Design alu, start of the top module:
module alu (
    input               i_clk,
    input               i_rst_n,
    input               i_valid,
    input signed [11:0] i_data_a,
    input signed [11:0] i_data_b,
    input        [2:0]  i_inst,
    output              o_valid,
    output       [11:0] o_data,
    output              o_overflow
);
reg  [11:0] o_data_w, o_data_r;
reg         o_valid_w, o_valid_r;
reg         o_overflow_w, o_overflow_r;
reg  [19:0] data_old;
reg         overflow_old;
wire [12:0] data_add, data_sub, data_mean;
wire [23:0] data_mul;
wire [19:0] data_mul_round;
wire [20:0] data_mac;
wire [11:0] data_a_abs, data_b_abs;
assign o_valid = o_valid_r;
assign o_data = o_data_r;
assign o_overflow = o_overflow_r;
assign data_add = {i_data_a[11], i_data_a} + {i_data_b[11], i_data_b};
assign data_sub = {i_data_a[11], i_data_a} - {i_data_b[11], i_data_b};
assign data_mul = {{12{i_data_a[11]}}, i_data_a} * {{12{i_data_b[11]}}, i_data_b};
assign data_mul_round = {data_mul[23], data_mul[23:5]} + {19'd0, data_mul[4]};
assign data_mac = {data_mul_round[19], data_mul_round} + {data_old[19], data_old};
assign data_mean = data_add >> 1;
  ...
Size in the first run: about 1700 cells after synthesis, ~44 I/O pins, roughly 11000 µm² of cells after synthesis.
export LEC_CHECK = 0
export ABC_AREA = 1
export CAP_MARGIN = 20
export CORE_MARGIN = 2
export CORE_UTILIZATION = 62
export CTS_CLUSTER_SIZE = 99
export PLACE_DENSITY = 0.37
export SLEW_MARGIN = 20
export TNS_END_PERCENT = 20
create_clock -name core_clock -period 5.44 [get_ports {i_clk}]
run.sh (not shown) runs the stock make flow with config.mk's settings and CLKGATE_MAP_FILE=.
The baseline ended with an error in 5_1_grt (ODB-0269).
Then changed:
- CORE_UTILIZATION: 62 -> 72
- CTS_CLUSTER_DIAMETER: unset -> 394
- CTS_CLUSTER_SIZE: 99 -> unset
- PLACE_DENSITY: 0.37 -> unset
- SETUP_SLACK_MARGIN: unset -> 1.16
- TNS_END_PERCENT: 20 -> unset
- clock period: 5.44 -> 4.09 ns (I/O delays scaled with it)
With this change the flow never finished: it broke off in 3_5_place_dp on DPL-0033.
Die size came out lower by roughly a tenth.
Synthesized area is unchanged.
Synthesized cell count does not change.
Then changed:
- ABC_AREA: 1 -> unset
- CORE_UTILIZATION: 72 -> 40
- CTS_CLUSTER_DIAMETER: 394 -> unset
- SETUP_SLACK_MARGIN: 1.16 -> unset
- clock period: 4.09 -> 10.0 ns (I/O delays scaled with it)
After rerunning: The changed run went through all stages and came out clean; area after synthesis came out lower by 7.5%; synthesized cell count came out lower by 23%; die area came out higher by 64%.
Then changed:
- CORE_UTILIZATION: 40 -> 62
- PLACE_DENSITY: unset -> 0.37
- TNS_END_PERCENT: unset -> 20
- clock period: 10.0 -> 7.39 ns (I/O delays scaled with it)
Effect: The new run completed, yet does not pass: setup timing; global-route usage goes up by 16 points; count of clock-buffer cells in the layout drops by 1; via count came out higher by roughly a tenth; synthesized cell count stays the same; cell count goes down slightly.

* * *

The RTL this note starts from:
==> flow/design.v <==
module alu (
    input               i_clk,
    input               i_rst_n,
    input               i_valid,
    input signed [11:0] i_data_a,
    input signed [11:0] i_data_b,
    input        [2:0]  i_inst,
    output              o_valid,
    output       [11:0] o_data,
    output              o_overflow
);
reg  [11:0] o_data_w, o_data_r;
reg         o_valid_w, o_valid_r;
reg         o_overflow_w, o_overflow_r;
reg  [19:0] data_old;
reg         overflow_old;
wire [12:0] data_add, data_sub, data_mean;
wire [23:0] data_mul;
wire [19:0] data_mul_round;
wire [20:0] data_mac;
wire [11:0] data_a_abs, data_b_abs;
assign o_valid = o_valid_r;
assign o_data = o_data_r;
assign o_overflow = o_overflow_r;
assign data_add = {i_data_a[11], i_data_a} + {i_data_b[11], i_data_b};
assign data_sub = {i_data_a[11], i_data_a} - {i_data_b[11], i_data_b};
assign data_mul = {{12{i_data_a[11]}}, i_data_a} * {{12{i_data_b[11]}}, i_data_b};
assign data_mul_round = {data_mul[23], data_mul[23:5]} + {19'd0, data_mul[4]};
assign data_mac = {data_mul_round[19], data_mul_round} + {data_old[19], data_old};
assign data_mean = data_add >> 1;
assign data_a_abs = i_data_a[11]? ~(i_data_a)+12'd1: i_data_a;
assign data_b_abs = i_data_b[11]? ~(i_data_b)+12'd1: i_data_b;
always@(*) begin
  o_data_w = 12'd0;
  o_valid_w = i_valid;
  o_overflow_w = 1'b0;
  case(i_inst)
    3'b000: begin  
      o_overflow_w = ^data_add[12:11];
      o_data_w = data_add[11:0];
    end
    3'b001: begin  
      o_overflow_w = ^data_sub[12:11];
      o_data_w = data_sub[11:0];
    end
    3'b010: begin  
      o_data_w = data_mul_round[11:0];
      o_overflow_w = ~(data_mul_round[19:11] == 9'b1_1111_1111 | data_mul_round[19:11] == 9'b0_0000_0000);
    end
    3'b011: begin  
      o_data_w = data_mac[11:0]; 
      o_overflow_w = ~(data_mac[20:11] == 10'b11_1111_1111 | data_mac[20:11] == 10'b00_0000_0000) | overflow_old;
    end
    3'b100: begin  
      o_data_w = ~(i_data_a ^ i_data_b);
    end
    3'b101: begin  
      o_data_w = ~i_data_a[11]? i_data_a: 12'd0;
    end
    3'b110: begin  
      o_data_w = data_mean[11:0];
    end
    3'b111: begin  
      o_data_w = (data_a_abs >= data_b_abs)? data_a_abs: data_b_abs;
    end
  endcase
end
always@(posedge i_clk or negedge i_rst_n) begin
  if(~i_rst_n) begin
    o_data_r <= 12'd0;
    o_overflow_r <= 1'b0;
    o_valid_r <= 1'b0;
  end 
  else begin
    o_data_r <= o_data_w;
    o_overflow_r <= o_overflow_w;
    o_valid_r <= o_valid_w;
  end
end
always@(posedge i_clk or negedge i_rst_n) begin
  if(~i_rst_n) begin
    data_old <= 20'd0;
    overflow_old <= 1'b0;
  end
  else if(i_valid) begin
    if(i_inst == 3'b011)begin
      data_old <= {{8{o_data_w[11]}}, o_data_w};
      overflow_old <= o_overflow_w;
    end
    else begin
      data_old <= 20'd0;
      overflow_old <= 1'b0;
    end
  end
end
endmodule
make LEC_CHECK=0 ABC_AREA=1 CAP_MARGIN=20 CORE_ASPECT_RATIO=0.9 CORE_MARGIN=2 CORE_UTILIZATION=40 CTS_CLUSTER_DIAMETER=84 GPL_ROUTABILITY_DRIVEN=0 GPL_TIMING_DRIVEN=0 HOLD_SLACK_MARGIN=0.01 MAX_ROUTING_LAYER=met4 MIN_ROUTING_LAYER=met1 PLACE_DENSITY=0.54 SLEW_MARGIN=20 TNS_END_PERCENT=10 finish   # period 12.5 ns
Change:
- ABC_AREA: 1 -> not set
- CORE_ASPECT_RATIO: 0.9 -> not set
- CORE_UTILIZATION: 40 -> 68
- CTS_CLUSTER_DIAMETER: 84 -> not set
- GPL_ROUTABILITY_DRIVEN: 0 -> not set
- GPL_TIMING_DRIVEN: 0 -> not set
- HOLD_SLACK_MARGIN: 0.01 -> not set
- MAX_ROUTING_LAYER: met4 -> not set
- MIN_ROUTING_LAYER: met1 -> not set
- PLACE_DENSITY: 0.54 -> not set
- TNS_END_PERCENT: 10 -> 30
- clock period: 12.5 -> 9.06 ns (I/O delays scaled with it)
What happened: With this change the flow produced a layout that fails on setup timing; setup slack is worse by 1500 ps; synthesized cell count falls by a quarter to a third; design area rose by a little under a tenth.
Change:
- CORE_UTILIZATION: 68 -> 65
- CTS_CLUSTER_DIAMETER: not set -> 50
- TNS_END_PERCENT: 30 -> 5
- clock period: 9.06 -> 9.43 ns (I/O delays scaled with it)
Result: The changed run completed, yet does not pass: setup timing; sequential cell count does not change; setup slack gets better by 370 ps; global-route usage shrinks by 5.8 points; final area shrinks by 1.2%; core utilization shrinks by 4.8 points; synthesized area is unchanged; clock-buffer cell count grows by 1.
Change:
- CORE_UTILIZATION: 65 -> 71
- CTS_CLUSTER_SIZE: not set -> 10
- PLACE_DENSITY_LB_ADDON: not set -> 0.24
With this change the flow never finished: it broke off in global routing on GRT-0116.
Synthesized area does not change.
Synthesized cell count does not change.
Die size falls by 8.2%.

* * *

## run 1
RTL: the design.v shown in full above, as it stands there.
Settings: LEC_CHECK=0, ABC_AREA=1, CAP_MARGIN=20, CELL_PAD_IN_SITES_DETAIL_PLACEMENT=1, CORE_ASPECT_RATIO=0.9, CORE_MARGIN=2, CORE_UTILIZATION=40, CTS_CLUSTER_DIAMETER=84, GPL_ROUTABILITY_DRIVEN=1, GPL_TIMING_DRIVEN=0, HOLD_SLACK_MARGIN=0.01, MAX_ROUTING_LAYER=met4, MIN_ROUTING_LAYER=met1, PLACE_DENSITY=0.54, SLEW_MARGIN=15, TNS_END_PERCENT=10; clock period 12.5 ns.
Looking at the reports, run 1 completed the entire flow and the layout it produced met the timing, design-rule and antenna checks.
Modified inputs, run 2 compared to run 1
# run 1
export LEC_CHECK = 0
export ABC_AREA = 1
export CAP_MARGIN = 20
export CELL_PAD_IN_SITES_DETAIL_PLACEMENT = 1
export CORE_ASPECT_RATIO = 0.9
export CORE_MARGIN = 2
export CORE_UTILIZATION = 40
export CTS_CLUSTER_DIAMETER = 84
export GPL_ROUTABILITY_DRIVEN = 1
export GPL_TIMING_DRIVEN = 0
export HOLD_SLACK_MARGIN = 0.01
export MAX_ROUTING_LAYER = met4
export MIN_ROUTING_LAYER = met1
export PLACE_DENSITY = 0.54
export SLEW_MARGIN = 15
export TNS_END_PERCENT = 10
create_clock -name core_clock -period 12.5 [get_ports {i_clk}]
# run 2
export LEC_CHECK = 0
export ABC_AREA = 1
export CAP_MARGIN = 20
export CORE_MARGIN = 2
export CORE_UTILIZATION = 68
export SLEW_MARGIN = 20
create_clock -name core_clock -period 4.09 [get_ports {i_clk}]
Findings:
- Flow for run 2 halted at clock tree synthesis (4_1_cts), error code DPL-0038.
- Die: run 2 smaller than run 1
- Y dimension of the die ends up lower on run 2.
- Re count of buffers inserted at the top-level ports: no difference whatsoever between run 1 and run 2.
- Against run 1, run 2 reports a width of the die that is lower.
- Lower worst-case setup slack after placement among run 2 and run 1: run 2
- Row count: run 2 and run 1 compared, higher one is run 1
- Relative to run 1, post-placement cell count has increased by 125 in run 2.
The inputs of run 3 differ from those of run 2 as listed below.
# run 2
export LEC_CHECK = 0
export ABC_AREA = 1
export CAP_MARGIN = 20
export CORE_MARGIN = 2
export CORE_UTILIZATION = 68
export SLEW_MARGIN = 20
create_clock -name core_clock -period 4.09 [get_ports {i_clk}]
# run 3
export LEC_CHECK = 0
export ABC_AREA = 1
export CAP_MARGIN = 20
export CORE_MARGIN = 2
export CORE_UTILIZATION = 72
export SLEW_MARGIN = 20
export TNS_END_PERCENT = 5
create_clock -name core_clock -period 4.09 [get_ports {i_clk}]
Not one of run 3 and run 2 finished clean.
Run 3 failed in clock tree synthesis (4_1_cts) with DPL-0038.
Going from run 2 to run 3, fraction of the mapped netlist area in adder cells was more or less identical, count of unique library cells instantiated by Yosys has remained practically unchanged.
As far as number of enable-type register cells in the synthesized netlist is concerned, run 2 and run 3 perform about the same.
Between run 2 and run 3, placer congestion estimate decreased.
Die outline width down 2.7% in run 3 wrt run 2
Diff run 2 -> run 3: core utilization at floorplan now sits higher; tally of buffers added on design ports now sits at about the same level; area of the chip now sits lower.
